## median_calc
module median_calc #(parameter POPSIZE = 100,DATA_WIDTH = 8)(
    input logic clk,
    input logic rst,
    input logic [DATA_WIDTH-1:0] data_in,
    input logic data_rdy,
    output [DATA_WIDTH-1:0] median,
    output data_vld
);
For scale: about 3100 cells after synthesis, ~20 I/O pins, roughly 30000 um2 of cells after synthesis.
Settings: LEC_CHECK=0, CAP_MARGIN=20, CELL_PAD_IN_SITES_DETAIL_PLACEMENT=0, CORE_MARGIN=2, CORE_UTILIZATION=72, CTS_CLUSTER_DIAMETER=360, GPL_ROUTABILITY_DRIVEN=1, GPL_TIMING_DRIVEN=1, MAX_ROUTING_LAYER=met5, SETUP_SLACK_MARGIN=-0.18, SLEW_MARGIN=10, TNS_END_PERCENT=65; clock period 3.15 ns.
run.sh (not shown) runs the stock make flow with config.mk's settings and CLKGATE_MAP_FILE=.
Edit:
==> flow/config.mk (replaced) <==
export PLATFORM = sky130hd
export DESIGN_NAME = median_calc
export DESIGN_NICKNAME = median_calc
export VERILOG_FILES = /design/flow/design.v
export SDC_FILE = /design/flow/constraint.sdc
export NUM_CORES = 4
export LEC_CHECK = 0
export ABC_AREA = 1
export CAP_MARGIN = 20
export CORE_ASPECT_RATIO = 0.92
export CORE_MARGIN = 2
export CORE_UTILIZATION = 72
export PLACE_DENSITY = 0.6
export SLEW_MARGIN = 20
==> flow/constraint.sdc (replaced) <==
create_clock -name core_clock -period 1.95 [get_ports {clk}]
set_input_delay 0.3900 -clock core_clock [delete_from_list [all_inputs] [get_ports {clk}]]
set_output_delay 0.3900 -clock core_clock [all_outputs]
set_load 0.01 [all_outputs]
The new run completed, yet does not pass: setup timing.
Synthesized cell count came out higher by about 50%.
Cell area is higher by 24%.
Utilization increases by 11 points.
Worst setup slack degrades by 740 ps.
Total power rose by about 130%.
Routed wire length is higher by about 35%.
Sequential cell count is unchanged.
Combinational power grows to 3.0 times its value.
Sequential share of layout area goes down by 6.2 points.

* * *

The RTL this note starts from:
==> flow/design.v <==
module sort_reg #(parameter DATA_WIDTH =8)(
    input logic clk,
    input logic rst,
    input logic clr,
    input logic GT_in,
    input logic [DATA_WIDTH-1:0] data_in,
    input logic [DATA_WIDTH-1:0] prev_data,
    input logic data_rdy,
    output logic [DATA_WIDTH-1:0] data_out,
    output logic GT
);
logic [DATA_WIDTH-1:0] data_out_d;
logic [DATA_WIDTH-1:0] data_out_q;
assign GT = (data_in >data_out_q);
assign data_out = data_out_q;
always_ff@(posedge clk or posedge rst)begin
    if(rst)begin
        data_out_q <= 'b0;
    end else if(clr) begin
        data_out_q <= 'b0;
    end else begin
        data_out_q <= data_out_d;
    end
end
always_comb begin
    if(data_rdy) begin
        if(GT && GT_in)begin
            data_out_d = prev_data;
        end else if(GT && !GT_in) begin
            data_out_d = data_in;
        end else begin
            data_out_d = data_out_q;
        end
    end else begin
        data_out_d = data_out_q;
    end
end
endmodule
module median_calc #(parameter POPSIZE = 100,DATA_WIDTH = 8)(
    input logic clk,
    input logic rst,
    input logic [DATA_WIDTH-1:0] data_in,
    input logic data_rdy,
    output [DATA_WIDTH-1:0] median,
    output data_vld
);
logic [DATA_WIDTH-1:0] data_out_array[POPSIZE:0];
logic GT_array[POPSIZE:0];
logic [$clog2(POPSIZE):0] counter_d;
logic [$clog2(POPSIZE):0] counter_q;
logic [DATA_WIDTH-1:0] median_d;
logic [DATA_WIDTH-1:0] median_q;
logic data_vld_q;
logic data_vld_d;
logic reg_rst;
logic [DATA_WIDTH-1:0] data_in_d;
logic [DATA_WIDTH-1:0] data_in_q;
logic data_rdy_d;
logic data_rdy_q;
logic reg_rst_d;
logic reg_rst_q;
assign reg_rst = reg_rst_q;
assign data_rdy_d = data_rdy;
assign data_in_d = data_in;
assign GT_array[POPSIZE] = 0;
assign data_vld = data_vld_q;
assign median = median_q;
genvar i;
generate
  for (i = 0; i < POPSIZE; i++) begin : instance_gen
    if (i == 0) begin
      sort_reg #(
        .DATA_WIDTH(DATA_WIDTH)
      ) instance_0 (
        .clk(clk),
        .rst(rst),
        .clr(reg_rst),
        .GT_in(1'b0),
        .data_in(data_in),
        .prev_data('b0),
        .data_out(data_out_array[0]),
        .GT(GT_array[0]),
        .data_rdy(data_rdy)
      );
    end else begin
      sort_reg #(
        .DATA_WIDTH(DATA_WIDTH)
      ) instance_i (
        .clk(clk),
        .rst(rst),
        .clr(reg_rst),
        .GT_in(GT_array[i-1]),  
        .data_in(data_in),
        .prev_data(data_out_array[i-1]),  
        .data_out(data_out_array[i]),
        .GT(GT_array[i]),
        .data_rdy(data_rdy)
      );
    end
  end
endgenerate
always_ff@(posedge clk or posedge rst)begin
    if(rst)begin
        counter_q <= 'b0;
        median_q <= 'b0;
        data_vld_q <= 'b0;
        data_in_q <= 'b0;
        data_rdy_q <='b0;
        reg_rst_q <= 'b0;
    end else begin
        data_in_q <=data_in_d;
        data_rdy_q <=data_rdy_d;
        counter_q <= counter_d;
        median_q <= median_d;
        data_vld_q <= data_vld_d;
        reg_rst_q <= reg_rst_d;
    end
end
always_comb begin
    reg_rst_d = 'b0;
        data_vld_d = 'b0;
        counter_d = counter_q;
        median_d = median_q;
        if (counter_q == POPSIZE) begin
            median_d = (POPSIZE % 2 == 0) ? data_out_array[POPSIZE/2 - 1] : data_out_array[POPSIZE/2];
            reg_rst_d = 'b1;
            data_vld_d = 'b1;
            counter_d = 'b0;
        end else if(counter_q == 0) begin
            reg_rst_d ='b0;
        end
        if (data_rdy) begin
            counter_d = counter_q + 1;
        end
    end
endmodule
clock: 1.6 ns
lec_check: 0
abc_area: 1
cap_margin: 20
core_margin: 2
core_utilization: 68
cts_cluster_diameter: 393
cts_cluster_size: 98
place_density: 0.42
slew_margin: 20
tns_end_percent: 5
The starting point failed in global routing.
Rerun with:
ABC_AREA = not set   (was 1)
CORE_UTILIZATION = 65   (was 68)
CTS_CLUSTER_DIAMETER = 139   (was 393)
CTS_CLUSTER_SIZE = not set   (was 98)
MAX_ROUTING_LAYER = met4   (was not set)
PLACE_DENSITY = 0.6   (was 0.42)
TNS_END_PERCENT = not set   (was 5)
clock period = 3.33 ns   (was 1.6 ns; I/O delays follow)
The changed run ran to the end with no violations; synthesized area fell by 8.0%; die area fell by 3.7%; synthesized cell count fell by 34%.
No activity file was given, so power comes from the tool's default toggle rates.
